==> flow/config.mk <==
export PLATFORM = sky130hd
export DESIGN_NAME = dct_4x4_core
export DESIGN_NICKNAME = dct_4x4_core
export VERILOG_FILES = /design/flow/design.v
export SDC_FILE = /design/flow/constraint.sdc
export NUM_CORES = 4
export LEC_CHECK = 0
export ABC_AREA = 1
export CAP_MARGIN = 5
export CORE_ASPECT_RATIO = 0.5
export CORE_MARGIN = 2
export CORE_UTILIZATION = 72
export CTS_CLUSTER_DIAMETER = 288
export CTS_CLUSTER_SIZE = 98
export PLACE_DENSITY = 0.39
export SETUP_SLACK_MARGIN = 0.96
export SLEW_MARGIN = 20
==> flow/constraint.sdc <==
create_clock -name core_clock -period 3.27 [get_ports {clk}]
set_input_delay 0.6540 -clock core_clock [delete_from_list [all_inputs] [get_ports {clk}]]
set_output_delay 0.6540 -clock core_clock [all_outputs]
set_load 0.01 [all_outputs]
==> flow/design.v <==
`timescale 1ns / 1ps
module valid_ready_FF #(
    parameter DATA_WIDTH = 128
)
(
    input clk,
    input reset,
    input                   i_valid,
    output                  i_ready,
    input  [DATA_WIDTH-1:0] i_data,
    output reg                  o_valid,
    input                       o_ready,
    output reg [DATA_WIDTH-1:0] o_data
);
    assign i_ready = o_ready | ~o_valid;
    always @(posedge clk) begin
        if(reset) begin
            o_valid <= 1'b0;
            o_data  <= 'd0;
        end
        else if(i_ready) begin
            o_valid <= i_valid;
            o_data  <= i_data;
        end
    end
endmodule
`timescale 1ns / 1ps
module dct_4x4 #(
    parameter PERF_OPT_ROW = 0,
    parameter PERF_OPT_COL = 0
)
(
    input clk,
    input reset,
    input          i_valid,
    output         i_ready,
    input  [255:0] i_data,
    output         o_valid,
    input          o_ready,
    output [255:0] o_data
);
    wire [127:0] i_data_128;
    wire         w_valid;
    wire         w_ready;
    wire [127:0] w_data;
    reg row_valid;
    reg col_valid;
    reg weight_valid;
    reg dct_valid;
    wire row_ready;
    wire col_ready;
    wire weight_ready;
    wire dct_ready;
    wire        [7:0] x[0:3][0:3];
    reg signed [11:0] row_out[0:3][0:3];
    reg signed [14:0] col_out[0:3][0:3];
    reg signed [19:0] weight_out[0:3][0:3];
    reg signed [15:0] dct_out[0:3][0:3];
    wire signed [5:0] coeff_A = 6'b0_00011;   
    wire signed [5:0] coeff_B = 6'b0_00101;   
    wire signed [5:0] coeff_C = 6'b0_01000;   
    genvar i,j;
    integer n, m;
    generate
        for(i=0; i<4; i=i+1) begin
            for(j=0; j<4; j=j+1) begin
                assign i_data_128[(32*i+8*j)+:8] = i_data[(64*i+16*j)+:8];
            end
        end
    endgenerate
    valid_ready_FF #(128) u_valid_ready_FF(
        clk, reset, i_valid, i_ready, i_data_128, w_valid, w_ready, w_data
    );
    generate
        for(i=0; i<4; i=i+1) begin
            for(j=0; j<4; j=j+1) begin
                assign x[i][j] = w_data[127-(32*i+8*j)-:8];
            end
        end
    endgenerate
    generate
    if(~PERF_OPT_ROW) begin
        assign w_ready = row_ready | ~row_valid;
        always @(posedge clk) begin
            if(reset) begin
                row_valid <= 'd0;
                for(n=0; n<4; n=n+1) begin
                    for(m=0; m<4; m=m+1) begin
                        row_out[n][m] <= 'd0;
                    end
                end
            end
            else if(w_ready) begin
                row_valid <= w_valid;
                row_out[0][0] <= x[0][0] + x[1][0] + x[2][0] + x[3][0];
                row_out[0][1] <= x[0][1] + x[1][1] + x[2][1] + x[3][1];
                row_out[0][2] <= x[0][2] + x[1][2] + x[2][2] + x[3][2];
                row_out[0][3] <= x[0][3] + x[1][3] + x[2][3] + x[3][3];
                row_out[1][0] <= (x[0][0]<<1) + x[1][0] - x[2][0] - (x[3][0]<<1);
                row_out[1][1] <= (x[0][1]<<1) + x[1][1] - x[2][1] - (x[3][1]<<1);
                row_out[1][2] <= (x[0][2]<<1) + x[1][2] - x[2][2] - (x[3][2]<<1);
                row_out[1][3] <= (x[0][3]<<1) + x[1][3] - x[2][3] - (x[3][3]<<1);
                row_out[2][0] <= x[0][0] - x[1][0] - x[2][0] + x[3][0];
                row_out[2][1] <= x[0][1] - x[1][1] - x[2][1] + x[3][1];
                row_out[2][2] <= x[0][2] - x[1][2] - x[2][2] + x[3][2];
                row_out[2][3] <= x[0][3] - x[1][3] - x[2][3] + x[3][3];
                row_out[3][0] <= x[0][0] - (x[1][0]<<1) + (x[2][0]<<1) - x[3][0];
                row_out[3][1] <= x[0][1] - (x[1][1]<<1) + (x[2][1]<<1) - x[3][1];
                row_out[3][2] <= x[0][2] - (x[1][2]<<1) + (x[2][2]<<1) - x[3][2];
                row_out[3][3] <= x[0][3] - (x[1][3]<<1) + (x[2][3]<<1) - x[3][3];
            end
        end
    end
    else if(PERF_OPT_ROW) begin
        assign w_ready = row_ready;
        always @(*) begin
            row_valid = w_valid;
            row_out[0][0] = x[0][0] + x[1][0] + x[2][0] + x[3][0];
            row_out[0][1] = x[0][1] + x[1][1] + x[2][1] + x[3][1];
            row_out[0][2] = x[0][2] + x[1][2] + x[2][2] + x[3][2];
            row_out[0][3] = x[0][3] + x[1][3] + x[2][3] + x[3][3];
            row_out[1][0] = (x[0][0]<<1) + x[1][0] - x[2][0] - (x[3][0]<<1);
            row_out[1][1] = (x[0][1]<<1) + x[1][1] - x[2][1] - (x[3][1]<<1);
            row_out[1][2] = (x[0][2]<<1) + x[1][2] - x[2][2] - (x[3][2]<<1);
            row_out[1][3] = (x[0][3]<<1) + x[1][3] - x[2][3] - (x[3][3]<<1);
            row_out[2][0] = x[0][0] - x[1][0] - x[2][0] + x[3][0];
            row_out[2][1] = x[0][1] - x[1][1] - x[2][1] + x[3][1];
            row_out[2][2] = x[0][2] - x[1][2] - x[2][2] + x[3][2];
            row_out[2][3] = x[0][3] - x[1][3] - x[2][3] + x[3][3];
            row_out[3][0] = x[0][0] - (x[1][0]<<1) + (x[2][0]<<1) - x[3][0];
            row_out[3][1] = x[0][1] - (x[1][1]<<1) + (x[2][1]<<1) - x[3][1];
            row_out[3][2] = x[0][2] - (x[1][2]<<1) + (x[2][2]<<1) - x[3][2];
            row_out[3][3] = x[0][3] - (x[1][3]<<1) + (x[2][3]<<1) - x[3][3];
        end
    end
    endgenerate
    generate
    if(~PERF_OPT_COL) begin
        assign row_ready = col_ready | ~col_valid;
        always @(posedge clk) begin
            if(reset) begin
                col_valid <= 'd0;
                for(n=0; n<4; n=n+1) begin
                    for(m=0; m<4; m=m+1) begin
                        col_out[n][m] <= 'd0;
                    end
                end
            end
            else if(row_ready) begin
                col_valid <= row_valid;
                col_out[0][0] <= row_out[0][0] + row_out[0][1] + row_out[0][2] + row_out[0][3];
                col_out[1][0] <= row_out[1][0] + row_out[1][1] + row_out[1][2] + row_out[1][3];
                col_out[2][0] <= row_out[2][0] + row_out[2][1] + row_out[2][2] + row_out[2][3];
                col_out[3][0] <= row_out[3][0] + row_out[3][1] + row_out[3][2] + row_out[3][3];
                col_out[0][1] <= (row_out[0][0]<<1) + row_out[0][1] - row_out[0][2] - (row_out[0][3]<<1);
                col_out[1][1] <= (row_out[1][0]<<1) + row_out[1][1] - row_out[1][2] - (row_out[1][3]<<1);
                col_out[2][1] <= (row_out[2][0]<<1) + row_out[2][1] - row_out[2][2] - (row_out[2][3]<<1);
                col_out[3][1] <= (row_out[3][0]<<1) + row_out[3][1] - row_out[3][2] - (row_out[3][3]<<1);
                col_out[0][2] <= row_out[0][0] - row_out[0][1] - row_out[0][2] + row_out[0][3];
                col_out[1][2] <= row_out[1][0] - row_out[1][1] - row_out[1][2] + row_out[1][3];
                col_out[2][2] <= row_out[2][0] - row_out[2][1] - row_out[2][2] + row_out[2][3];
                col_out[3][2] <= row_out[3][0] - row_out[3][1] - row_out[3][2] + row_out[3][3];
                col_out[0][3] <= row_out[0][0] - (row_out[0][1]<<1) + (row_out[0][2]<<1) - row_out[0][3];
                col_out[1][3] <= row_out[1][0] - (row_out[1][1]<<1) + (row_out[1][2]<<1) - row_out[1][3];
                col_out[2][3] <= row_out[2][0] - (row_out[2][1]<<1) + (row_out[2][2]<<1) - row_out[2][3];
                col_out[3][3] <= row_out[3][0] - (row_out[3][1]<<1) + (row_out[3][2]<<1) - row_out[3][3];
            end
        end
    end
    else if(PERF_OPT_COL) begin
        assign row_ready = col_ready;
        always @(*) begin
            col_valid = row_valid;
            col_out[0][0] = row_out[0][0] + row_out[0][1] + row_out[0][2] + row_out[0][3];
            col_out[1][0] = row_out[1][0] + row_out[1][1] + row_out[1][2] + row_out[1][3];
            col_out[2][0] = row_out[2][0] + row_out[2][1] + row_out[2][2] + row_out[2][3];
            col_out[3][0] = row_out[3][0] + row_out[3][1] + row_out[3][2] + row_out[3][3];
            col_out[0][1] = (row_out[0][0]<<1) + row_out[0][1] - row_out[0][2] - (row_out[0][3]<<1);
            col_out[1][1] = (row_out[1][0]<<1) + row_out[1][1] - row_out[1][2] - (row_out[1][3]<<1);
            col_out[2][1] = (row_out[2][0]<<1) + row_out[2][1] - row_out[2][2] - (row_out[2][3]<<1);
            col_out[3][1] = (row_out[3][0]<<1) + row_out[3][1] - row_out[3][2] - (row_out[3][3]<<1);
            col_out[0][2] = row_out[0][0] - row_out[0][1] - row_out[0][2] + row_out[0][3];
            col_out[1][2] = row_out[1][0] - row_out[1][1] - row_out[1][2] + row_out[1][3];
            col_out[2][2] = row_out[2][0] - row_out[2][1] - row_out[2][2] + row_out[2][3];
            col_out[3][2] = row_out[3][0] - row_out[3][1] - row_out[3][2] + row_out[3][3];
            col_out[0][3] = row_out[0][0] - (row_out[0][1]<<1) + (row_out[0][2]<<1) - row_out[0][3];
            col_out[1][3] = row_out[1][0] - (row_out[1][1]<<1) + (row_out[1][2]<<1) - row_out[1][3];
            col_out[2][3] = row_out[2][0] - (row_out[2][1]<<1) + (row_out[2][2]<<1) - row_out[2][3];
            col_out[3][3] = row_out[3][0] - (row_out[3][1]<<1) + (row_out[3][2]<<1) - row_out[3][3];
        end
    end
    endgenerate
    assign col_ready = weight_ready | ~weight_valid;
    always @(posedge clk) begin
        if(reset) begin
            weight_valid <= 'd0;
            for(n=0; n<4; n=n+1) begin
                for(m=0; m<4; m=m+1) begin
                    weight_out[n][m] <= 'd0;
                end
            end
        end
        else if(col_ready) begin
            weight_valid <= col_valid;
            weight_out[0][0] <= coeff_C * col_out[0][0];
            weight_out[0][1] <= coeff_B * col_out[0][1];
            weight_out[0][2] <= coeff_C * col_out[0][2];
            weight_out[0][3] <= coeff_B * col_out[0][3];
            weight_out[1][0] <= coeff_B * col_out[1][0];
            weight_out[1][1] <= coeff_A * col_out[1][1];
            weight_out[1][2] <= coeff_B * col_out[1][2];
            weight_out[1][3] <= coeff_A * col_out[1][3];
            weight_out[2][0] <= coeff_C * col_out[2][0];
            weight_out[2][1] <= coeff_B * col_out[2][1];
            weight_out[2][2] <= coeff_C * col_out[2][2];
            weight_out[2][3] <= coeff_B * col_out[2][3];
            weight_out[3][0] <= coeff_B * col_out[3][0];
            weight_out[3][1] <= coeff_A * col_out[3][1];
            weight_out[3][2] <= coeff_B * col_out[3][2];
            weight_out[3][3] <= coeff_A * col_out[3][3];
        end
    end
    assign dct_ready    = o_ready;
    assign weight_ready = dct_ready | ~dct_valid;
    always @(posedge clk) begin
        if(reset) begin
            dct_valid <= 'd0;
            for(n=0; n<4; n=n+1) begin
                for(m=0; m<4; m=m+1) begin
                    dct_out[n][m] <= 'd0;
                end
            end
        end
        else if(weight_ready) begin
            dct_valid <= weight_valid;
            dct_out[0][0] <= {weight_out[0][0][19], weight_out[0][0][15:5], weight_out[0][0][4:1]};
            dct_out[0][1] <= {weight_out[0][1][19], weight_out[0][1][15:5], weight_out[0][1][4:1]};
            dct_out[0][2] <= {weight_out[0][2][19], weight_out[0][2][15:5], weight_out[0][2][4:1]};
            dct_out[0][3] <= {weight_out[0][3][19], weight_out[0][3][15:5], weight_out[0][3][4:1]};
            dct_out[1][0] <= {weight_out[1][0][19], weight_out[1][0][15:5], weight_out[1][0][4:1]};
            dct_out[1][1] <= {weight_out[1][1][19], weight_out[1][1][15:5], weight_out[1][1][4:1]};
            dct_out[1][2] <= {weight_out[1][2][19], weight_out[1][2][15:5], weight_out[1][2][4:1]};
            dct_out[1][3] <= {weight_out[1][3][19], weight_out[1][3][15:5], weight_out[1][3][4:1]};
            dct_out[2][0] <= {weight_out[2][0][19], weight_out[2][0][15:5], weight_out[2][0][4:1]};
            dct_out[2][1] <= {weight_out[2][1][19], weight_out[2][1][15:5], weight_out[2][1][4:1]};
            dct_out[2][2] <= {weight_out[2][2][19], weight_out[2][2][15:5], weight_out[2][2][4:1]};
            dct_out[2][3] <= {weight_out[2][3][19], weight_out[2][3][15:5], weight_out[2][3][4:1]};
            dct_out[3][0] <= {weight_out[3][0][19], weight_out[3][0][15:5], weight_out[3][0][4:1]};
            dct_out[3][1] <= {weight_out[3][1][19], weight_out[3][1][15:5], weight_out[3][1][4:1]};
            dct_out[3][2] <= {weight_out[3][2][19], weight_out[3][2][15:5], weight_out[3][2][4:1]};
            dct_out[3][3] <= {weight_out[3][3][19], weight_out[3][3][15:5], weight_out[3][3][4:1]};
        end
    end
    assign o_valid = dct_valid;
    assign o_data = {
        dct_out[0][0], dct_out[0][1], dct_out[0][2], dct_out[0][3],
        dct_out[1][0], dct_out[1][1], dct_out[1][2], dct_out[1][3],
        dct_out[2][0], dct_out[2][1], dct_out[2][2], dct_out[2][3],
        dct_out[3][0], dct_out[3][1], dct_out[3][2], dct_out[3][3]
    };
endmodule
`timescale 1ns / 1ps
module dct_4x4_core (
    input          clk,
    input          reset,
    input          i_valid,
    output         i_ready,
    input  [255:0] i_data,
    output         o_valid,
    input          o_ready,
    output [255:0] o_data
);
    dct_4x4 #(
        .PERF_OPT_ROW(1),
        .PERF_OPT_COL(1)
    ) u_dct_4x4 (
        .clk    (clk),
        .reset  (reset),
        .i_valid(i_valid),
        .i_ready(i_ready),
        .i_data (i_data),
        .o_valid(o_valid),
        .o_ready(o_ready),
        .o_data (o_data)
    );
endmodule
==> flow/run.sh <==
#!/bin/bash
# the make line also repeats each setting of config.mk as NAME=value (left out here)
make -C /OpenROAD-flow-scripts/flow DESIGN_CONFIG=/design/flow/config.mk WORK_HOME=/design/flow/orfs CLKGATE_MAP_FILE= finish
==> results of run 1 <==
stage by stage:
step / std cells / worst slack (ps) / setup TNS, ps / utilization [%]
floorplan: 11000 / -80.4 / -194 / -
global placement: 13700 / -205 / -9240 / 85.9
detailed placement: 13700 / -503 / -28580 / 85.9
==> results.ini, run 1 <==
[outcome]
status=did not finish
failed_stage=clock tree synthesis
error=[ERROR DPL-0033] detailed placement checks failed during check placement.

[logic_synthesis]
xor_area_share_pct=3.86
top_cells_by_count=1689 x nand2_1, 1639 x inv_1, 1196 x a21oi_1
ff_type=dfxtp_1
ys_cells=11000
compound_area_share_pct=16.2
ys_seq_share_pct=25.7
ys_types=50
yosysWarnings=6
synth_area_per_cell_um2=7.41
synth_top_cell_by_count=nand2_1
top_area_cell=dfxtp_1
synthArstFlopShare_pct=0
yosys_area_um2=81300
ys_sh_simple_pct=18.9
yosysTopAreaCellShare_pct=25.7
edf_count=0
ys_seq_elements=1046
ys_sh_adder_pct=25.8
area_leaders=dfxtp_1 26%, ha_1 15%, fa_1 11%
syn_area_um2=81300
synthTopLogicFamily=adder cells
mux_share_pct=0
synthCells=11000

[floorplan]
chipWidth_um=479
die_height_um=242
fp-row-count=87
ios=518
core_area_um2=112000
die_area_um2=116000
initial_utilization_pct=72.4

[placement]
placed_area_um2=96500
dp_hpwl_um=235000
numPortBuffers=380
gp_congestion=1.09

==> inputs of run 2 (changes only) <==
Settings changed: ABC_AREA 1 to default, CAP_MARGIN 5 to 20, CORE_ASPECT_RATIO 0.5 to default, CORE_UTILIZATION 72 to 40, CTS_CLUSTER_DIAMETER 288 to default, CTS_CLUSTER_SIZE 98 to default, PLACE_DENSITY 0.39 to 0.6, SETUP_SLACK_MARGIN 0.96 to default.
Clock period 3.27 ns to 5.0 ns, I/O delays scaled along.
==> results.ini, run 2 <==
[setup_path]
crit_family=adder cells
max_stage_delay_ps=630
worstSetupPathDepth=18
end_kind=register
start_kind=register
r2r_start=u_dct_4x4.row_out[13][0]
reg2regPathDepth=18
rr_endpoint=u_dct_4x4.col_out[14][14]
crit_chain=fa_1 -> inv_1 -> ha_1 -> or2_2 -> fa_1 -> a21o_1 -> a21oi_2 -> o21a_1 -> nor3_1 -> a2111oi_2 -> buf_4 -> a21oi_1 -> xor2_1 -> ha_1 -> nor2b_1 -> nor4b_1 -> o221ai_1 -> nand2_1
crit_path_top_delay_cell=fa_1
cp_max_fo=7
crit_type=register to register
worstPathRequired_ps=5710
cp_data_arrival_time_ps=5360
crit_start=u_dct_4x4.row_out[13][0]
crit_path_end=u_dct_4x4.col_out[14][14]
worst-path-buf-inv=2
r2r_setup_slack_ps=350

[timing]
finalHoldViolCount=0
fmax_mhz=215
fin_tns_setup_ps=0
period_used_pct=93.0
slew_violations=0
slew_headroom_pct=34.7
skew_ps=59.9
finalCriticalPeriod_ps=4650
worst_slew_pin_slew_ps=969
setup_violations=0
worst_slack_ps=349
hold_slack_ps=445
grt_setup_unrepaired=no

[clocking]
cts_num_sinks=1046
cts.path.max_buffers=3
cts.clk_slew.worst_paths_ps=60
clock-root-buffer=clkbuf_16
ctsResizeCount=0
htreeDepth=3
postCtsHoldBufs=0
post-cts-setup-buffers=0
cts_tree=built
clk-insertion-delay-late_ps=800
cts_buffers=117

[logic_synthesis]
edf_count=0  ; unchanged
ys_seq_share_pct=27.4  ; was 25.7%
xor_area_share_pct=5.52  ; was 3.86%
synthTopLogicFamily=adder cells  ; unchanged
ff_type=dfxtp_1  ; unchanged
top_area_cell=dfxtp_1  ; unchanged
yosysTopAreaCellShare_pct=27.4  ; was 25.7%
ys_types=85  ; was 50
yosysWarnings=6  ; unchanged
synthCells=9079  ; was 11000
ys_seq_elements=1046  ; unchanged
compound_area_share_pct=18.2  ; was 16.2%
area_leaders=dfxtp_1 27%, ha_1 16%, fa_1 12%  ; was dfxtp_1 26%, ha_1 15%, fa_1 11%
syn_area_um2=76300  ; was 81300 um2
synth_top_cell_by_count=nand2_1  ; unchanged
top_cells_by_count=1779 x nand2_1, 1183 x a21oi_1, 1046 x dfxtp_1  ; was 1689 x nand2_1, 1639 x inv_1, 1196 x a21oi_1
ys_sh_simple_pct=15.8  ; was 18.9%
yosys_area_um2=76300  ; was 81300 um2
synth_area_per_cell_um2=8.41  ; was 7.41 um2
synthArstFlopShare_pct=0  ; unchanged
ys_sh_adder_pct=27.5  ; was 25.8%
mux_share_pct=0.293  ; was 0%
ys_cells=9079  ; was 11000

[floorplan]
initial_utilization_pct=40.2  ; was 72.4%
die_area_um2=194000  ; was 116000 um2
ios=518  ; unchanged
die_height_um=441  ; was 242 um
chipWidth_um=441  ; was 479 um
core_area_um2=190000  ; was 112000 um2
fp-row-count=160  ; was 87

[route]
dr.pass1.iters=5
final_antenna_net_count=0
drtIter0Drc=4241
drcViolationCount=0
drt-total-wl_um=242000
via_per_inst=5.34
routedWlPerCell_um=20.2
vias=63900

[global_route]
grt_overflow=0
grt_pass1_wl_um=369000
gr-usage-all-layers_pct=24.5
grt_pass1_vias=61000
grt_antenna_before_repair=10
grt_max_degree=170

[worst_hold_path]
min_path_type=register to register
holdPathStages=2
min_from=u_dct_4x4.weight_out[0][3]
holdPathEnd=u_dct_4x4.dct_out[0][2]

[placement]
dp_slack_ps=193  ; was -503 ps
gp_congestion=0.933  ; was 1.09
dp.cells=11700  ; was 13700
dp_hpwl_um=195000  ; was 235000 um
numPortBuffers=380  ; unchanged

[cells_and_area]
final_cells=12000
nNetsFinal=11000
regArea_um2=20900
syn2layout_area_growth_pct=14.1
logic_area_um2=51500
nFillCells=18700

[flow_run]
maxCapViolations=0
warnings=297

[outcome]
status=finished clean  ; was did not finish

run 2: metal layers:
metal | global-route usage [%] | part of all wire (%) | vias up
li1 | - | - | 31600
met1 | 37.3 | 51 | 30500
met2 | 35.7 | 41 | 1506
met3 | 3.21 | 5.2 | 242
met4 | 7.03 | 2.8 | 6
met5 | 0 | 0.019 | -
run 2: layout make-up:
type                       instances  area share, %
multi-input combinational       7013           59.1
sequential                      1046           24.0
timing repair buffer             510           5.77
clock buffer                     165           3.85
tap                             2511           3.61
inverter                         655           2.83
clock inverter                    56          0.784
antenna                            1        0.00287
run 2: through the flow:
step	util (%)	cell area [um2]
2_1_floorplan	-	76400
3_3_place_gp	43.7	83000
3_5_place_dp	43.7	83000
4_1_cts	45.8	87100
5_1_grt	45.8	87100
6_report	45.8	87100
==> inputs of run 3 (changes only) <==
Settings changed: ABC_AREA from default to 1, CORE_ASPECT_RATIO from default to 1.71, CORE_UTILIZATION 40 to 71, CTS_CLUSTER_DIAMETER from default to 103, CTS_CLUSTER_SIZE from default to 82, MAX_ROUTING_LAYER from default to met4, PLACE_DENSITY 0.6 to default, PLACE_DENSITY_LB_ADDON from default to 0.05.
Clock period 5.0 ns to 3.62 ns, I/O delays scaled along.
==> results.ini, run 3 <==
[outcome]
status=did not finish  ; was finished clean
failed_stage=detailed routing
error=[ERROR DRT-0255] Maze Route cannot find path of net o_data[6] in worker of routeBox ( 241500 289800 ) ( 262815 338100 ).

[logic_synthesis]
top_cells_by_count=1689 x nand2_1, 1639 x inv_1, 1196 x a21oi_1  ; was 1779 x nand2_1, 1183 x a21oi_1, 1046 x dfxtp_1
ys_cells=11000  ; was 9079
ys_types=50  ; was 85
ys_seq_share_pct=25.7  ; was 27.4%
synthTopLogicFamily=adder cells  ; unchanged
ys_sh_adder_pct=25.8  ; was 27.5%
synth_top_cell_by_count=nand2_1  ; unchanged
synth_area_per_cell_um2=7.41  ; was 8.41 um2
mux_share_pct=0  ; was 0.293%
area_leaders=dfxtp_1 26%, ha_1 15%, fa_1 11%  ; was dfxtp_1 27%, ha_1 16%, fa_1 12%
yosysTopAreaCellShare_pct=25.7  ; was 27.4%
yosys_area_um2=81300  ; was 76300 um2
edf_count=0  ; unchanged
xor_area_share_pct=3.86  ; was 5.52%
ys_seq_elements=1046  ; unchanged
syn_area_um2=81300  ; was 76300 um2
compound_area_share_pct=16.2  ; was 18.2%
yosysWarnings=6  ; unchanged
ff_type=dfxtp_1  ; unchanged
synthCells=11000  ; was 9079
synthArstFlopShare_pct=0  ; unchanged
ys_sh_simple_pct=18.9  ; was 15.8%
top_area_cell=dfxtp_1  ; unchanged

[global_route]
grt_overflow=0  ; unchanged
grt_antenna_before_repair=30  ; was 10
grt_pass1_wl_um=413000  ; was 369000 um
grt_max_degree=182  ; was 170
gr-usage-all-layers_pct=45.3  ; was 24.5%
grt_pass1_vias=78500  ; was 61000

[clocking]
postCtsHoldBufs=0  ; unchanged
clock-root-buffer=clkbuf_16  ; unchanged
cts.path.max_buffers=3  ; unchanged
cts_buffers=29  ; was 117
cts_num_sinks=1046  ; unchanged
htreeDepth=1  ; was 3

[placement]
dp_hpwl_um=209000  ; was 195000 um
dp.cells=13100  ; was 11700
numPortBuffers=380  ; unchanged
gp_congestion=1.12  ; was 0.933

[floorplan]
chipWidth_um=263  ; was 441 um
fp-row-count=162  ; was 160
ios=518  ; unchanged
core_area_um2=114000  ; was 190000 um2
die_area_um2=117000  ; was 194000 um2
die_height_um=447  ; was 441 um
initial_utilization_pct=71.5  ; was 40.2%

[timing]
worst-ep-kind=sequential cell input
crit_endpoint=u_dct_4x4.col_out[10][14]$_SDFFE_PP0P_/D

run 3: what timing repair did:
item	4_1_cts	5_1_grt
setup buffers	16	54
endpoints found under the hold margin	0	0
resized	162	763
pin swaps	38	279
endpoints found under the setup margin	87	154
run 3: per-layer routing:
metal  global-route usage (%)
met1                     50.1
met2                     73.4
met3                     6.98
met4                     35.8
met5                        -
run 3: metrics by stage:
stage	worst slack, ps	area [um2]	TNS, ps
5_1_grt	-1460	96400	-44470
3_5_place_dp	-428	90700	-6530
4_1_cts	-19.6	92700	-22.0
2_1_floorplan	44.5	81400	0
3_3_place_gp	-569	90700	-1740
==> inputs of run 4 (changes only) <==
Settings changed: ABC_AREA 1 to default, CORE_ASPECT_RATIO 1.71 to 1.22, CORE_MARGIN 2 to 9, CORE_UTILIZATION 71 to 24, CTS_CLUSTER_DIAMETER 103 to 63, CTS_CLUSTER_SIZE 82 to default, GPL_ROUTABILITY_DRIVEN from default to 1, GPL_TIMING_DRIVEN from default to 1, PLACE_DENSITY_LB_ADDON 0.05 to 0.11, SETUP_SLACK_MARGIN from default to 0.73, TNS_END_PERCENT from default to 5.
Clock period 3.62 ns to 8.44 ns, I/O delays scaled along.
==> results.ini, run 4 <==
[timing]
period_used_pct=76.4
finalCriticalPeriod_ps=6440
finalHoldViolCount=0
slew_violations=0
worst_slew_pin_slew_ps=1070
fin_tns_setup_ps=0
setup_violations=0
slew_headroom_pct=28.0
skew_ps=75.4
grt_setup_unrepaired=no
fmax_mhz=155

[clocking]
clk-insertion-delay-late_ps=840
cts_buffers=145  ; was 29
cts.path.max_buffers=4  ; was 3
ctsResizeCount=0  ; was 162
cts_tree=built
cts.clk_slew.worst_paths_ps=60
postCtsHoldBufs=0  ; unchanged
htreeDepth=4  ; was 1
clock-root-buffer=clkbuf_16  ; unchanged
post-cts-setup-buffers=0  ; was 16
cts_num_sinks=1046  ; unchanged

[setup_path]
cp_data_arrival_time_ps=4760
crit_type=primary input to primary output
worstSetupPathDepth=6
cp_max_fo=55
start_kind=primary input
end_kind=primary output
reg2regPathDepth=18
max_stage_delay_ps=700
crit_chain=clkdlybuf4s50_1 -> nor2b_4 -> and3_4 -> and3_4 -> inv_4 -> clkdlybuf4s50_1
crit_path_end=i_ready
r2r_setup_slack_ps=3370
crit_family=simple AND/OR/NAND/NOR gates
r2r_start=u_dct_4x4.row_out[6][0]
rr_endpoint=u_dct_4x4.col_out[6][13]
worstPathRequired_ps=6750
crit_path_top_delay_cell=and3_4
worst-path-buf-inv=3
crit_start=o_ready

[floorplan]
chipWidth_um=529  ; was 263 um
core_area_um2=316000  ; was 114000 um2
fp-row-count=228  ; was 162
die_area_um2=339000  ; was 117000 um2
die_height_um=641  ; was 447 um
initial_utilization_pct=24.1  ; was 71.5%
ios=518  ; unchanged

[worst_hold_path]
min_from=u_dct_4x4.weight_out[13][18]
holdPathStages=2
holdPathEnd=u_dct_4x4.dct_out[13][15]
min_path_type=register to register

[logic_synthesis]
yosysTopAreaCellShare_pct=27.4  ; was 25.7%
ys_seq_elements=1046  ; unchanged
ff_type=dfxtp_1  ; unchanged
edf_count=0  ; unchanged
synth_top_cell_by_count=nand2_1  ; unchanged
area_leaders=dfxtp_1 27%, ha_1 16%, fa_1 12%  ; was dfxtp_1 26%, ha_1 15%, fa_1 11%
ys_types=85  ; was 50
synth_area_per_cell_um2=8.41  ; was 7.41 um2
ys_sh_adder_pct=27.5  ; was 25.8%
compound_area_share_pct=18.2  ; was 16.2%
synthTopLogicFamily=adder cells  ; unchanged
yosysWarnings=6  ; unchanged
synthArstFlopShare_pct=0  ; unchanged
ys_seq_share_pct=27.4  ; was 25.7%
ys_cells=9079  ; was 11000
top_cells_by_count=1779 x nand2_1, 1183 x a21oi_1, 1046 x dfxtp_1  ; was 1689 x nand2_1, 1639 x inv_1, 1196 x a21oi_1
mux_share_pct=0.293  ; was 0%
xor_area_share_pct=5.52  ; was 3.86%
syn_area_um2=76300  ; was 81300 um2
yosys_area_um2=76300  ; was 81300 um2
synthCells=9079  ; was 11000
top_area_cell=dfxtp_1  ; unchanged
ys_sh_simple_pct=15.8  ; was 18.9%

[placement]
gp_congestion=0.877  ; was 1.12
dp_hpwl_um=224000  ; was 209000 um
numPortBuffers=380  ; unchanged

[cells_and_area]
syn2layout_area_growth_pct=16.8
nNetsFinal=11000
utilization_pct=28.2

[route]
routedWlPerCell_um=20.5
final_antenna_net_count=0
drt-total-wl_um=278000
vias=62700
via_per_inst=4.63
dr.pass1.iters=6
drcViolationCount=0
drtIter0Drc=3356

[global_route]
grt_antenna_before_repair=9  ; was 30
grt_overflow=0  ; unchanged
grt_max_degree=186  ; was 182
grt_pass1_vias=63000  ; was 78500
grt_pass1_wl_um=415000  ; was 413000 um
gr-usage-all-layers_pct=16.3  ; was 45.3%

[outcome]
status=finished clean  ; was did not finish

[flow_run]
maxCapViolations=0
warnings=294

## run 4: routing by layer
layer | vias to the layer above | track usage [%] | part of all wire [%]
met4 | 0 | 2.96 | 1.9
met1 | 30000 | 24.0 | 53
met3 | 240 | 1.71 | 3.2
li1 | 31500 | - | -
met2 | 968 | 24.2 | 42
met5 | - | - | 0
## run 4: final cells by class
| type | instances | area, um2 |
|---|---|---|
| Antenna cell | 3 | 7.51 |
| Clock buffer | 194 | 4110 |
| Tap cell | 4140 | 5180 |
| Clock inverter | 57 | 616 |
| Timing Repair Buffer | 436 | 4340 |
| Fill cell | 33900 | 227000 |
| Multi-Input combinational cell | 7013 | 51500 |
| Inverter | 655 | 2460 |
| Sequential cell | 1046 | 20900 |
## run 4: stage by stage
stage               hold WS [ps]  instances  setup WS, ps  area [um2]
finish                       414      13500          2000       89200
global route                 460      13500          1790       89200
CTS                          421      13500          1940       89100
detailed placement           443      13300          1960       84400
global placement             444      13300          1970       84400
floorplan                    415       9087          3940       76400
==> inputs of run 5 (changes only) <==
Settings changed: CORE_ASPECT_RATIO 1.22 to default, CORE_MARGIN 9 to 2, CORE_UTILIZATION 24 to 71, CTS_CLUSTER_DIAMETER 63 to 103, GPL_ROUTABILITY_DRIVEN 1 to default, GPL_TIMING_DRIVEN 1 to default, MAX_ROUTING_LAYER met4 to default, PLACE_DENSITY_LB_ADDON 0.11 to default, SETUP_SLACK_MARGIN 0.73 to default, TNS_END_PERCENT 5 to default.
Clock period 8.44 ns to 3.77 ns, I/O delays scaled along.
==> results.ini, run 5 <==
[worst_hold_path]
min_from=u_dct_4x4.col_out[0][12]  ; was u_dct_4x4.weight_out[13][18]
holdPathStages=2  ; unchanged
holdPathEnd=u_dct_4x4.col_out[0][12]  ; was u_dct_4x4.dct_out[13][15]
min_path_type=register to register  ; unchanged

[route]
drcViolationCount=0  ; unchanged
vias=72300  ; was 62700
routedWlPerCell_um=22.6  ; was 20.5 um
final_antenna_net_count=0  ; unchanged
drtIter0Drc=8367  ; was 3356
drt-total-wl_um=255000  ; was 278000 um
via_per_inst=6.41  ; was 4.63
dr.pass1.iters=9  ; was 6

[global_route]
grt_overflow=0  ; unchanged
grt_max_degree=210  ; was 186
grt_antenna_before_repair=6  ; was 9
grt_pass1_wl_um=375000  ; was 415000 um
gr-usage-all-layers_pct=42.8  ; was 16.3%
grt_pass1_vias=67900  ; was 63000

[setup_path]
start_kind=register  ; was primary input
cp_max_fo=3  ; was 55
reg2regPathDepth=18  ; unchanged
cp_data_arrival_time_ps=5060  ; was 4760 ps
r2r_setup_slack_ps=-650  ; was 3370 ps
worst-path-buf-inv=2  ; was 3
crit_family=adder cells  ; was simple AND/OR/NAND/NOR gates
rr_endpoint=u_dct_4x4.col_out[14][14]  ; was u_dct_4x4.col_out[6][13]
worstSetupPathDepth=18  ; was 6
crit_type=register to register  ; was primary input to primary output
worstPathRequired_ps=4410  ; was 6750 ps
crit_path_top_delay_cell=fa_1  ; was and3_4
end_kind=register  ; was primary output
max_stage_delay_ps=600  ; was 700 ps
critPathMostFrequentCell=a21oi_2
r2r_start=u_dct_4x4.row_out[13][0]  ; was u_dct_4x4.row_out[6][0]
crit_start=u_dct_4x4.row_out[13][0]  ; was o_ready
crit_chain=fa_1 -> inv_1 -> ha_2 -> or2_4 -> fa_2 -> a21o_1 -> a21oi_2 -> o21a_1 -> buf_4 -> nor3_4 -> a2111oi_4 -> a21oi_2 -> xor2_1 -> ha_1 -> nor2b_1 -> nor4b_2 -> o221ai_1 -> nand2_1  ; was clkdlybuf4s50_1 -> nor2b_4 -> and3_4 -> and3_4 -> inv_4 -> clkdlybuf4s50_1
crit_path_end=u_dct_4x4.col_out[14][14]  ; was i_ready

[timing]
worst_slew_pin_slew_ps=1030  ; was 1070 ps
setup_violations=46  ; was 0
period_used_pct=117  ; was 76.4%
worst_slack_ps=-650  ; was 2000 ps
grt_setup_unrepaired=yes  ; was no
slew_headroom_pct=31.0  ; was 28.0%
skew_ps=37.9  ; was 75.4 ps
slew_violations=0  ; unchanged
fin_tns_setup_ps=-11160  ; was 0 ps
fmax_mhz=226
finalHoldViolCount=0  ; unchanged
finalCriticalPeriod_ps=4420
hold_slack_ps=445  ; was 414 ps

[logic_synthesis]
ys_sh_simple_pct=15.8  ; unchanged
yosysWarnings=6  ; unchanged
top_area_cell=dfxtp_1  ; unchanged
ys_seq_share_pct=27.4  ; unchanged
yosys_area_um2=76300  ; unchanged
xor_area_share_pct=5.52  ; unchanged
ys_sh_adder_pct=27.5  ; unchanged
synthTopLogicFamily=adder cells  ; unchanged
synth_top_cell_by_count=nand2_1  ; unchanged
synthCells=9079  ; unchanged
mux_share_pct=0.293  ; unchanged
synthArstFlopShare_pct=0  ; unchanged
ys_seq_elements=1046  ; unchanged
compound_area_share_pct=18.2  ; unchanged
syn_area_um2=76300  ; unchanged
ys_types=85  ; unchanged
synth_area_per_cell_um2=8.41  ; unchanged
area_leaders=dfxtp_1 27%, ha_1 16%, fa_1 12%  ; unchanged
ys_cells=9079  ; unchanged
ff_type=dfxtp_1  ; unchanged
top_cells_by_count=1779 x nand2_1, 1183 x a21oi_1, 1046 x dfxtp_1  ; unchanged
yosysTopAreaCellShare_pct=27.4  ; unchanged
edf_count=0  ; unchanged

[clocking]
cts.path.max_buffers=3  ; was 4
cts_tree=built  ; unchanged
cts_num_sinks=1046  ; unchanged
cts_buffers=106  ; was 145
cts.clk_slew.worst_paths_ps=60  ; about the same
postCtsHoldBufs=0  ; unchanged
clock-root-buffer=clkbuf_16  ; unchanged
clk-insertion-delay-late_ps=740  ; was 840 ps
htreeDepth=3  ; was 4

[cells_and_area]
utilization_pct=85.8  ; was 28.2%
syn2layout_area_growth_pct=20.2  ; was 16.8%
nFillCells=5989  ; was 33900
nNetsFinal=11500  ; was 11000

[floorplan]
core_area_um2=107000  ; was 316000 um2
ios=518  ; unchanged
fp-row-count=120  ; was 228
die_height_um=332  ; was 641 um
chipWidth_um=332  ; was 529 um
initial_utilization_pct=71.4  ; was 24.1%
die_area_um2=110000  ; was 339000 um2

[placement]
numPortBuffers=380  ; unchanged
dp_slack_ps=-395  ; was 1960 ps
dp_hpwl_um=187000  ; was 224000 um
gp_congestion=1.07  ; was 0.877

[flow_run]
warnings=305  ; was 294
maxCapViolations=0  ; unchanged

[outcome]
failed_checks=setup timing
status=complete, but fails checks  ; was finished clean

run 5: area by class of cell:
cell class / instances / area, um2 / share of cell area (%)
well taps: 1403 / 1760 / 1.91
repair buffers: 963 / 8640 / 9.42
flip-flops and latches: 1046 / 21000 / 22.9
inverters: 655 / 2460 / 2.69
clock inverters: 61 / 918 / 1.00
multi-input cells: 7013 / 54000 / 58.8
clock buffers: 135 / 2970 / 3.24
diodes: 4 / 10.0 / 0.0109
run 5: timing repair:
| item | CTS | global route |
|---|---|---|
| resized | 201 | 418 |
| setup buffers | 30 | 38 |
| endpoints found under the hold margin | 0 | 0 |
| endpoints found under the setup margin | 91 | 155 |
| pin swaps | 146 | 284 |
run 5: metrics by stage:
stage | instances | cell area (um2)
3_3_place_gp | 11000 | 84900
5_1_grt | 11300 | 91700
2_1_floorplan | 9087 | 76500
3_5_place_dp | 11000 | 84900
4_1_cts | 11200 | 89700
6_report | 11300 | 91800
run 5: per-layer routing:
metal	vias to the layer above	wire [um]	share of wire, %	global-route usage [%]
met5	-	21	0.0082	0
met2	4432	109000	43	64.3
met3	911	30100	12	9.32
li1	32400	-	-	-
met1	34500	98200	39	57.4
met4	4	17800	7.0	23.8
==> inputs of run 6 (changes only) <==
Settings changed: CORE_UTILIZATION 71 to 72, CTS_CLUSTER_DIAMETER 103 to default, PLACE_DENSITY from default to 0.39.
Clock period 3.77 ns to 4.45 ns, I/O delays scaled along.
==> results.ini, run 6 <==
[worst_hold_path]
holdPathEnd=u_dct_4x4.dct_out[4][3]  ; was u_dct_4x4.col_out[0][12]
min_from=u_dct_4x4.dct_out[4][3]  ; was u_dct_4x4.col_out[0][12]
min_path_type=register to register  ; unchanged
holdPathStages=2  ; unchanged

[placement]
dp.cells=10700  ; was 11000
numPortBuffers=380  ; unchanged
gp_congestion=1.05  ; was 1.07
dp_hpwl_um=186000  ; was 187000 um

[timing]
slew_violations=0  ; unchanged
grt_setup_unrepaired=yes  ; unchanged
slew_headroom_pct=24.0  ; was 31.0%
skew_ps=57.4  ; was 37.9 ps
setup_violations=0  ; was 46
fmax_mhz=232  ; was 226 MHz
worst_slew_pin_slew_ps=1140  ; was 1030 ps
finalCriticalPeriod_ps=4310  ; was 4420 ps
finalHoldViolCount=0  ; unchanged
period_used_pct=96.9  ; was 117%

[floorplan]
die_height_um=330  ; was 332 um
core_area_um2=105000  ; was 107000 um2
fp-row-count=119  ; was 120
chipWidth_um=330  ; was 332 um
die_area_um2=109000  ; was 110000 um2
initial_utilization_pct=72.5  ; was 71.4%
ios=518  ; unchanged

[logic_synthesis]
synth_top_cell_by_count=nand2_1  ; unchanged
yosysTopAreaCellShare_pct=27.4  ; unchanged
yosysWarnings=6  ; unchanged
compound_area_share_pct=18.2  ; unchanged
ys_types=85  ; unchanged
synthTopLogicFamily=adder cells  ; unchanged
ff_type=dfxtp_1  ; unchanged
ys_sh_simple_pct=15.8  ; unchanged
ys_cells=9079  ; unchanged
area_leaders=dfxtp_1 27%, ha_1 16%, fa_1 12%  ; unchanged
mux_share_pct=0.293  ; unchanged
top_cells_by_count=1779 x nand2_1, 1183 x a21oi_1, 1046 x dfxtp_1  ; unchanged
syn_area_um2=76300  ; unchanged
synthArstFlopShare_pct=0  ; unchanged
synthCells=9079  ; unchanged
xor_area_share_pct=5.52  ; unchanged
top_area_cell=dfxtp_1  ; unchanged
synth_area_per_cell_um2=8.41  ; unchanged
ys_seq_share_pct=27.4  ; unchanged
edf_count=0  ; unchanged
ys_seq_elements=1046  ; unchanged
ys_sh_adder_pct=27.5  ; unchanged
yosys_area_um2=76300  ; unchanged

[setup_path]
start_kind=register  ; unchanged
worst-path-buf-inv=2  ; unchanged
reg2regPathDepth=16  ; was 18
crit_type=register to register  ; unchanged
rr_endpoint=u_dct_4x4.col_out[10][12]  ; was u_dct_4x4.col_out[14][14]
r2r_setup_slack_ps=140  ; was -650 ps
end_kind=register  ; unchanged
cp_max_fo=3  ; unchanged
cp_data_arrival_time_ps=5010  ; was 5060 ps
worstPathRequired_ps=5150  ; was 4410 ps
worstSetupPathDepth=16  ; was 18
crit_start=u_dct_4x4.row_out[10][0]  ; was u_dct_4x4.row_out[13][0]
critPathMostFrequentCell=ha_1  ; was a21oi_2
crit_path_end=u_dct_4x4.col_out[10][12]  ; was u_dct_4x4.col_out[14][14]
r2r_start=u_dct_4x4.row_out[10][0]  ; was u_dct_4x4.row_out[13][0]
max_stage_delay_ps=620  ; was 600 ps
crit_path_top_delay_cell=fa_2  ; was fa_1
crit_chain=fa_2 -> inv_1 -> ha_1 -> or2_2 -> fa_1 -> a21o_1 -> a21oi_1 -> o21a_1 -> nor3_1 -> a2111oi_2 -> buf_4 -> xnor2_1 -> ha_1 -> nand4_1 -> or4_1 -> nand3_1  ; was fa_1 -> inv_1 -> ha_2 -> or2_4 -> fa_2 -> a21o_1 -> a21oi_2 -> o21a_1 -> buf_4 -> nor3_4 -> a2111oi_4 -> a21oi_2 -> xor2_1 -> ha_1 -> nor2b_1 -> nor4b_2 -> o221ai_1 -> nand2_1
crit_family=adder cells  ; unchanged

[global_route]
gr-usage-all-layers_pct=45.1  ; was 42.8%
grt_pass1_wl_um=383000  ; was 375000 um
grt_max_degree=198  ; was 210
grt_pass1_vias=68300  ; was 67900
grt_antenna_before_repair=5  ; was 6
grt_overflow=0  ; unchanged

[clocking]
cts_tree=built  ; unchanged
clk-insertion-delay-late_ps=760  ; was 740 ps
cts.path.max_buffers=3  ; unchanged
clock-root-buffer=clkbuf_16  ; unchanged
cts_buffers=110  ; was 106
cts.clk_slew.worst_paths_ps=70  ; was 60 ps
htreeDepth=3  ; unchanged
cts_num_sinks=1046  ; unchanged
postCtsHoldBufs=0  ; unchanged

[cells_and_area]
regArea_um2=20900  ; was 21000 um2
logic_area_um2=51600  ; was 54000 um2
nNetsFinal=11100  ; was 11500
final_cells=10900  ; was 11300
nFillCells=6045  ; was 5989
syn2layout_area_growth_pct=12.7  ; was 20.2%

[flow_run]
warnings=291  ; was 305
maxCapViolations=0  ; unchanged

[route]
antenna_cells=0  ; was 4
final_antenna_net_count=0  ; unchanged
drt-total-wl_um=251000  ; was 255000 um
routedWlPerCell_um=23.1  ; was 22.6 um
drtIter0Drc=8610  ; was 8367
via_per_inst=6.47  ; was 6.41
dr.pass1.iters=8  ; was 9
vias=70300  ; was 72300
drcViolationCount=0  ; unchanged

[outcome]
status=finished clean  ; was complete, but fails checks

[run 6: repair_timing]
action	4_1_cts	5_1_grt
endpoints found under the setup margin	2	24
setup buffers	0	8
pin swaps	2	21
gates resized	0	39
hold endpoints to repair	0	0
[run 6: metal layers]
| metal | GRT usage (%) | up-vias | routed length [um] |
|---|---|---|---|
| li1 | - | 31600 | - |
| met1 | 59.7 | 33300 | 98300 |
| met2 | 69.6 | 4505 | 109000 |
| met3 | 10.7 | 891 | 29600 |
| met4 | 21.9 | 10 | 14300 |
| met5 | 0 | - | 67 |
[run 6: final cells by class]
class / instances / area share [%]
clock buffer: 149 / 3.64
clock inverter: 50 / 0.913
inverter: 655 / 2.86
multi-input combinational: 7013 / 60.0
sequential: 1046 / 24.3
tap: 1391 / 2.02
timing repair buffer: 558 / 6.24
[run 6: per-stage QoR]
step / setup WS, ps / TNS (ps) / hold WS (ps) / util, % / area, um2
5_1_grt: -21.3 / -36.4 / 469 / 81.8 / 86100
2_1_floorplan: 121 / 0 / 415 / - / 76400
6_report: 136 / 0 / 449 / 81.8 / 86100
4_1_cts: 10.1 / 0 / 446 / 81.6 / 85900
3_3_place_gp: 91.8 / 0 / 428 / 77.8 / 81900
3_5_place_dp: 0.337 / 0 / 436 / 77.8 / 81900
==> inputs of run 7 (changes only) <==
Settings changed: CORE_UTILIZATION 72 to 62, PLACE_DENSITY 0.39 to 0.6.
Clock period 4.45 ns to 4.66 ns, I/O delays scaled along.
==> results.ini, run 7 <==
[timing]
period_used_pct=94.0  ; was 96.9%
fmax_mhz=228  ; was 232 MHz
grt_setup_unrepaired=yes  ; unchanged
finalHoldViolCount=0  ; unchanged
finalCriticalPeriod_ps=4380  ; was 4310 ps
setup_violations=0  ; unchanged
hold_slack_ps=448  ; was 449 ps
slew_violations=0  ; unchanged
worst_slew_pin_slew_ps=1250  ; was 1140 ps
worst_slack_ps=281  ; was 136 ps
slew_headroom_pct=16.6  ; was 24.0%
skew_ps=64.5  ; was 57.4 ps

[floorplan]
ios=518  ; unchanged
die_height_um=355  ; was 330 um
fp-row-count=128  ; was 119
core_area_um2=122000  ; was 105000 um2
initial_utilization_pct=62.6  ; was 72.5%
chipWidth_um=355  ; was 330 um
die_area_um2=126000  ; was 109000 um2

[logic_synthesis]
yosysTopAreaCellShare_pct=27.4  ; unchanged
mux_share_pct=0.293  ; unchanged
compound_area_share_pct=18.2  ; unchanged
synth_top_cell_by_count=nand2_1  ; unchanged
ys_seq_share_pct=27.4  ; unchanged
yosysWarnings=6  ; unchanged
synthTopLogicFamily=adder cells  ; unchanged
ys_cells=9079  ; unchanged
syn_area_um2=76300  ; unchanged
edf_count=0  ; unchanged
top_cells_by_count=1779 x nand2_1, 1183 x a21oi_1, 1046 x dfxtp_1  ; unchanged
xor_area_share_pct=5.52  ; unchanged
top_area_cell=dfxtp_1  ; unchanged
ys_seq_elements=1046  ; unchanged
ys_sh_adder_pct=27.5  ; unchanged
synthCells=9079  ; unchanged
synth_area_per_cell_um2=8.41  ; unchanged
ff_type=dfxtp_1  ; unchanged
ys_types=85  ; unchanged
area_leaders=dfxtp_1 27%, ha_1 16%, fa_1 12%  ; unchanged
ys_sh_simple_pct=15.8  ; unchanged
yosys_area_um2=76300  ; unchanged
synthArstFlopShare_pct=0  ; unchanged

[global_route]
grt_antenna_before_repair=5  ; unchanged
grt_overflow=0  ; unchanged
grt_pass1_vias=62300  ; was 68300
grt_max_degree=218  ; was 198
grt_pass1_wl_um=356000  ; was 383000 um
gr-usage-all-layers_pct=35.9  ; was 45.1%

[worst_hold_path]
min_path_type=register to register  ; unchanged
holdPathEnd=u_dct_4x4.dct_out[12][0]  ; was u_dct_4x4.dct_out[4][3]
min_from=u_dct_4x4.dct_out[12][0]  ; was u_dct_4x4.dct_out[4][3]
holdPathStages=2  ; unchanged

[clocking]
htreeDepth=3  ; unchanged
cts_num_sinks=1046  ; unchanged
cts_buffers=110  ; unchanged
ctsResizeCount=0  ; unchanged
clock-root-buffer=clkbuf_16  ; unchanged
postCtsHoldBufs=0  ; unchanged
clk-insertion-delay-late_ps=750  ; was 760 ps
cts_tree=built  ; unchanged
post-cts-setup-buffers=0  ; unchanged
cts.clk_slew.worst_paths_ps=70  ; about the same
cts.path.max_buffers=3  ; unchanged

[setup_path]
crit_path_top_delay_cell=fa_1  ; was fa_2
worstSetupPathDepth=19  ; was 16
cp_max_fo=7  ; was 3
rr_endpoint=u_dct_4x4.col_out[4][13]  ; was u_dct_4x4.col_out[10][12]
r2r_start=u_dct_4x4.row_out[5][1]  ; was u_dct_4x4.row_out[10][0]
critPathMostFrequentCell=inv_1  ; was ha_1
end_kind=register  ; unchanged
crit_chain=inv_1 -> fa_1 -> inv_1 -> ha_1 -> inv_1 -> fa_1 -> nor2b_1 -> o21ai_0 -> a21boi_0 -> o21a_1 -> o211ai_1 -> nand2_1 -> xor2_1 -> ha_1 -> and3_1 -> a211oi_2 -> a21oi_1 -> xnor2_1 -> o21ai_1  ; was fa_2 -> inv_1 -> ha_1 -> or2_2 -> fa_1 -> a21o_1 -> a21oi_1 -> o21a_1 -> nor3_1 -> a2111oi_2 -> buf_4 -> xnor2_1 -> ha_1 -> nand4_1 -> or4_1 -> nand3_1
max_stage_delay_ps=520  ; was 620 ps
crit_start=u_dct_4x4.row_out[5][1]  ; was u_dct_4x4.row_out[10][0]
start_kind=register  ; unchanged
reg2regPathDepth=19  ; was 16
worst-path-buf-inv=3  ; was 2
crit_family=AND-OR/OR-AND gates  ; was adder cells
crit_type=register to register  ; unchanged
r2r_setup_slack_ps=280  ; was 140 ps
crit_path_end=u_dct_4x4.col_out[4][13]  ; was u_dct_4x4.col_out[10][12]
cp_data_arrival_time_ps=5000  ; was 5010 ps
worstPathRequired_ps=5280  ; was 5150 ps

[placement]
gp_congestion=0.999  ; was 1.05
dp_hpwl_um=184000  ; was 186000 um
dp_slack_ps=191  ; was 0.337 ps
placed_area_um2=81900  ; about the same
numPortBuffers=380  ; unchanged

[route]
routedWlPerCell_um=20.9  ; was 23.1 um
drcViolationCount=0  ; unchanged
drt-total-wl_um=231000  ; was 251000 um
antenna_cells=0  ; unchanged
drtIter0Drc=6141  ; was 8610
final_antenna_net_count=0  ; unchanged
via_per_inst=5.97  ; was 6.47
vias=66000  ; was 70300
dr.pass1.iters=6  ; was 8

[flow_run]
maxCapViolations=0  ; unchanged
warnings=285  ; was 291

[outcome]
status=finished clean  ; unchanged

[cells_and_area]
syn2layout_area_growth_pct=12.4  ; was 12.7%
utilization_pct=70.3  ; was 81.8%
fin_area_um2=85800  ; was 86100 um2
nNetsFinal=11000  ; was 11100

[run 7: metal layers]
metal	wire [um]	global-route usage (%)	share of wire [%]	vias up
met1	106000	52.8	46	31600
met3	19300	5.49	8.3	340
met5	46	0	0.020	-
met2	96800	53.5	42	2466
met4	8830	12.7	3.8	8
li1	-	-	-	31500
[run 7: per-stage QoR]
stage | TNS [ps] | cells
finish | 0 | 11100
global route | -82.2 | 11100
CTS | 0 | 11100
detailed placement | 0 | 10800
global placement | 0 | 10800
floorplan | 0 | 9087
[run 7: cell type report]
type	count	area, um2
fill	9910	36200
timing repair buffer	507	4970
clock buffer	147	3050
tap	1625	2030
clock inverter	60	853
inverter	655	2460
sequential	1046	20900
multi-input combinational	7013	51500
==> inputs of run 8 (changes only) <==
Settings changed: ABC_AREA from default to 1, CORE_ASPECT_RATIO from default to 1.71, CORE_UTILIZATION 62 to 71, CTS_CLUSTER_DIAMETER from default to 103, MAX_ROUTING_LAYER from default to met4, PLACE_DENSITY 0.6 to default, PLACE_DENSITY_LB_ADDON from default to 0.05, TNS_END_PERCENT from default to 5.
Clock period 4.66 ns to 3.21 ns, I/O delays scaled along.
==> results.ini, run 8 <==
[logic_synthesis]
synth_top_cell_by_count=nand2_1  ; unchanged
yosys_area_um2=81300  ; was 76300 um2
synth_area_per_cell_um2=7.41  ; was 8.41 um2
synthCells=11000  ; was 9079
ys_types=50  ; was 85
edf_count=0  ; unchanged
syn_area_um2=81300  ; was 76300 um2
yosysWarnings=6  ; unchanged
ff_type=dfxtp_1  ; unchanged
ys_sh_simple_pct=18.9  ; was 15.8%
top_area_cell=dfxtp_1  ; unchanged
ys_sh_adder_pct=25.8  ; was 27.5%
ys_seq_elements=1046  ; unchanged
compound_area_share_pct=16.2  ; was 18.2%
synthTopLogicFamily=adder cells  ; unchanged
xor_area_share_pct=3.86  ; was 5.52%
yosysTopAreaCellShare_pct=25.7  ; was 27.4%
mux_share_pct=0  ; was 0.293%
area_leaders=dfxtp_1 26%, ha_1 15%, fa_1 11%  ; was dfxtp_1 27%, ha_1 16%, fa_1 12%
ys_cells=11000  ; was 9079
top_cells_by_count=1689 x nand2_1, 1639 x inv_1, 1196 x a21oi_1  ; was 1779 x nand2_1, 1183 x a21oi_1, 1046 x dfxtp_1
synthArstFlopShare_pct=0  ; unchanged
ys_seq_share_pct=25.7  ; was 27.4%

[floorplan]
die_area_um2=117000  ; was 126000 um2
chipWidth_um=263  ; was 355 um
ios=518  ; unchanged
fp-row-count=162  ; was 128
core_area_um2=114000  ; was 122000 um2
die_height_um=447  ; was 355 um
initial_utilization_pct=71.5  ; was 62.6%

[placement]
dp_hpwl_um=217000  ; was 184000 um
dp_slack_ps=-899  ; was 191 ps
dp.cells=13700  ; was 10800
gp_congestion=1.18  ; was 0.999
numPortBuffers=380  ; unchanged

[outcome]
status=did not finish  ; was finished clean
error=[ERROR GRT-0232] Routing congestion too high. Check the congestion heatmap in the GUI.
failed_stage=global routing

[clocking]
cts_buffers=98  ; was 110
htreeDepth=3  ; unchanged
clock-root-buffer=clkbuf_16  ; unchanged
cts_num_sinks=1046  ; unchanged
cts.path.max_buffers=3  ; unchanged

[global_route]
grt_overflow=18
gr-usage-all-layers_pct=62.3

==> run 8: per-stage QoR <==
step                instance area (um2)  hold slack, ps  TNS [ps]
CTS                              101000             176    -27880
detailed placement                95400             442    -57350
global placement                  95400             435    -36520
floorplan                         81400             425     -3040
==> run 8: repair_timing <==
action                     in CTS
buffers inserted               29
hold buffers                    0
setup endpoints to repair     220
pin swaps                     157
resized                       552
==> run 8: per-layer routing <==
metal | GRT overflow | GRT usage [%]
met5 | - | -
met1 | 0 | 61.6
met4 | 3 | 58.0
met3 | 15 | 33.7
met2 | 0 | 86.9
==> inputs of run 9 (changes only) <==
Settings changed: ABC_AREA 1 to default, CAP_MARGIN 20 to 0, CORE_ASPECT_RATIO 1.71 to default, CORE_UTILIZATION 71 to 72, CTS_CLUSTER_DIAMETER 103 to 105, MAX_ROUTING_LAYER met4 to default, PLACE_DENSITY from default to 0.6, PLACE_DENSITY_LB_ADDON 0.05 to default, TNS_END_PERCENT 5 to default.
Clock period 3.21 ns to 3.55 ns, I/O delays scaled along.
==> results.ini, run 9 <==
[outcome]
status=did not finish  ; unchanged
failed_stage=global routing  ; unchanged
error=[ERROR GRT-0232] Routing congestion too high. Check the congestion heatmap in the GUI.  ; unchanged

[logic_synthesis]
compound_area_share_pct=18.2  ; was 16.2%
synth_top_cell_by_count=nand2_1  ; unchanged
ys_cells=9079  ; was 11000
yosysWarnings=6  ; unchanged
yosys_area_um2=76300  ; was 81300 um2
synth_area_per_cell_um2=8.41  ; was 7.41 um2
area_leaders=dfxtp_1 27%, ha_1 16%, fa_1 12%  ; was dfxtp_1 26%, ha_1 15%, fa_1 11%
ff_type=dfxtp_1  ; unchanged
top_cells_by_count=1779 x nand2_1, 1183 x a21oi_1, 1046 x dfxtp_1  ; was 1689 x nand2_1, 1639 x inv_1, 1196 x a21oi_1
top_area_cell=dfxtp_1  ; unchanged
synthTopLogicFamily=adder cells  ; unchanged
synthArstFlopShare_pct=0  ; unchanged
ys_sh_simple_pct=15.8  ; was 18.9%
yosysTopAreaCellShare_pct=27.4  ; was 25.7%
mux_share_pct=0.293  ; was 0%
ys_seq_share_pct=27.4  ; was 25.7%
ys_seq_elements=1046  ; unchanged
xor_area_share_pct=5.52  ; was 3.86%
syn_area_um2=76300  ; was 81300 um2
ys_sh_adder_pct=27.5  ; was 25.8%
synthCells=9079  ; was 11000
ys_types=85  ; was 50
edf_count=0  ; unchanged

[clocking]
clock-root-buffer=clkbuf_16  ; unchanged
cts.path.max_buffers=3  ; unchanged
htreeDepth=3  ; unchanged
cts_num_sinks=1046  ; unchanged
cts_buffers=105  ; was 98

[floorplan]
die_area_um2=109000  ; was 117000 um2
die_height_um=330  ; was 447 um
ios=518  ; unchanged
fp-row-count=119  ; was 162
core_area_um2=105000  ; was 114000 um2
chipWidth_um=330  ; was 263 um
initial_utilization_pct=72.5  ; was 71.5%

[placement]
numPortBuffers=380  ; unchanged
gp_congestion=1.08  ; was 1.18
dp_hpwl_um=193000  ; was 217000 um
placed_area_um2=87600  ; was 95400 um2

[global_route]
gr-usage-all-layers_pct=74.8
grt_overflow=195

run 9: per-layer routing:
| layer | track usage, % | GRT overflow |
|---|---|---|
| met5 | 38.1 | 2 |
| met4 | 69.8 | 85 |
| met3 | 58.7 | 11 |
| met2 | 92.1 | 91 |
| met1 | 75.7 | 6 |
run 9: repair_timing:
action	CTS
hold buffers	0
cloned	0
setup endpoints to repair	161
setup buffers	78
pin swaps	319
resized	489
run 9: stage by stage:
step | instances | worst slack [ps]
after global placement | 11400 | -486
after floorplan | 9087 | -358
after CTS | 11600 | -476
after detailed placement | 11400 | -574
==> inputs of run 10 (changes only) <==
Settings changed: CAP_MARGIN 0 to 20, CORE_UTILIZATION 72 to 61, CTS_CLUSTER_DIAMETER 105 to 252, HOLD_SLACK_MARGIN from default to 0.25, PLACE_DENSITY 0.6 to default, SETUP_SLACK_MARGIN from default to 0.34.
Clock period 3.55 ns to 4.04 ns, I/O delays scaled along.
==> results.ini, run 10 <==
[timing]
worst_slew_pin_slew_ps=1230
fin_tns_setup_ps=-380
grt_setup_unrepaired=yes
period_used_pct=102
finalCriticalPeriod_ps=4120
worst_slack_ps=-84.4
skew_ps=75.4
setup_violations=11
slew_headroom_pct=17.8
hold_slack_ps=441
finalHoldViolCount=0
slew_violations=0
fmax_mhz=242

[route]
final_antenna_net_count=0
routedWlPerCell_um=21.1
drt-total-wl_um=240000
via_per_inst=5.92
vias=67300
drtIter0Drc=6281
dr.pass1.iters=6
drcViolationCount=0

[global_route]
grt_overflow=0
grt_pass1_wl_um=360000
grt_max_degree=236
grt_antenna_before_repair=5
grt_pass1_vias=63200
gr-usage-all-layers_pct=36.0

[logic_synthesis]
ys_seq_share_pct=27.4  ; unchanged
ys_seq_elements=1046  ; unchanged
edf_count=0  ; unchanged
area_leaders=dfxtp_1 27%, ha_1 16%, fa_1 12%  ; unchanged
synth_top_cell_by_count=nand2_1  ; unchanged
top_cells_by_count=1779 x nand2_1, 1183 x a21oi_1, 1046 x dfxtp_1  ; unchanged
synthTopLogicFamily=adder cells  ; unchanged
synth_area_per_cell_um2=8.41  ; unchanged
ys_types=85  ; unchanged
syn_area_um2=76300  ; unchanged
ys_sh_adder_pct=27.5  ; unchanged
ys_sh_simple_pct=15.8  ; unchanged
xor_area_share_pct=5.52  ; unchanged
synthArstFlopShare_pct=0  ; unchanged
compound_area_share_pct=18.2  ; unchanged
yosysTopAreaCellShare_pct=27.4  ; unchanged
ff_type=dfxtp_1  ; unchanged
yosysWarnings=6  ; unchanged
top_area_cell=dfxtp_1  ; unchanged
yosys_area_um2=76300  ; unchanged
mux_share_pct=0.293  ; unchanged
synthCells=9079  ; unchanged
ys_cells=9079  ; unchanged

[setup_path]
cp_data_arrival_time_ps=4780
crit_path_top_delay_cell=fa_2
end_kind=register
start_kind=register
max_stage_delay_ps=600
rr_endpoint=u_dct_4x4.col_out[14][13]
reg2regPathDepth=17
r2r_setup_slack_ps=-80
crit_chain=fa_2 -> inv_2 -> ha_4 -> or2_4 -> fa_2 -> a21o_1 -> a21oi_2 -> o21a_1 -> nor3_2 -> a2111oi_2 -> a21oi_1 -> xor2_1 -> ha_1 -> a21o_1 -> a31oi_4 -> xor2_1 -> o21ai_1
crit_path_end=u_dct_4x4.col_out[14][13]
crit_start=u_dct_4x4.row_out[14][0]
r2r_start=u_dct_4x4.row_out[14][0]
worstPathRequired_ps=4700
worst-path-buf-inv=1
crit_type=register to register
crit_family=AND-OR/OR-AND gates
worstSetupPathDepth=17
cp_max_fo=4

[cells_and_area]
nNetsFinal=11300
syn2layout_area_growth_pct=19.5

[floorplan]
initial_utilization_pct=61.6  ; was 72.5%
die_area_um2=128000  ; was 109000 um2
ios=518  ; unchanged
fp-row-count=129  ; was 119
core_area_um2=124000  ; was 105000 um2
chipWidth_um=358  ; was 330 um
die_height_um=358  ; was 330 um

[flow_run]
warnings=296
maxCapViolations=0

[clocking]
cts_buffers=109  ; was 105
clk-insertion-delay-late_ps=770
cts_num_sinks=1046  ; unchanged
cts.path.max_buffers=3  ; unchanged
cts_tree=built
cts.clk_slew.worst_paths_ps=60
clock-root-buffer=clkbuf_16  ; unchanged
postCtsHoldBufs=0  ; unchanged
htreeDepth=3  ; unchanged

[worst_hold_path]
holdPathStages=2
min_from=u_dct_4x4.col_out[0][12]
holdPathEnd=u_dct_4x4.col_out[0][12]
min_path_type=register to register

[placement]
numPortBuffers=380  ; unchanged
gp_congestion=1.03  ; was 1.08
dp_hpwl_um=187000  ; was 193000 um

[outcome]
failed_checks=setup timing
status=complete, but fails checks  ; was did not finish

-- run 10: metal layers --
| layer | track usage (%) | wire length (um) |
|---|---|---|
| met5 | 0 | 47 |
| met1 | 52.8 | 109000 |
| met4 | 11.7 | 9080 |
| met3 | 6.13 | 19600 |
| met2 | 53.8 | 102000 |
-- run 10: repair_timing --
item | 4_1_cts | 5_1_grt
endpoints found under the setup margin | 120 | 157
gates cloned | 0 | 0
resized | 284 | 466
setup buffers | 46 | 56
endpoints found under the hold margin | 0 | 0
pin swaps | 181 | 296
-- run 10: cell type report --
type                    instances  area [um2]
flip-flops and latches       1046       21000
clock buffers                 151        3100
diodes                          1        2.50
well taps                    1637        2050
fillers                      9366       32700
repair buffers                805        7320
inverters                     655        2470
clock inverters                53         728
multi-input cells            7013       54500
-- run 10: metrics by stage --
stage / cell area [um2] / std cells / util, % / setup slack, ps
global placement: 83500 / 11100 / 67.4 / -89.9
global route: 91200 / 11400 / 73.6 / -301
CTS: 88800 / 11300 / 71.7 / -25.5
floorplan: 76500 / 9087 / - / 131
detailed placement: 83500 / 11100 / 67.4 / -165
finish: 91200 / 11400 / 73.6 / -84.4
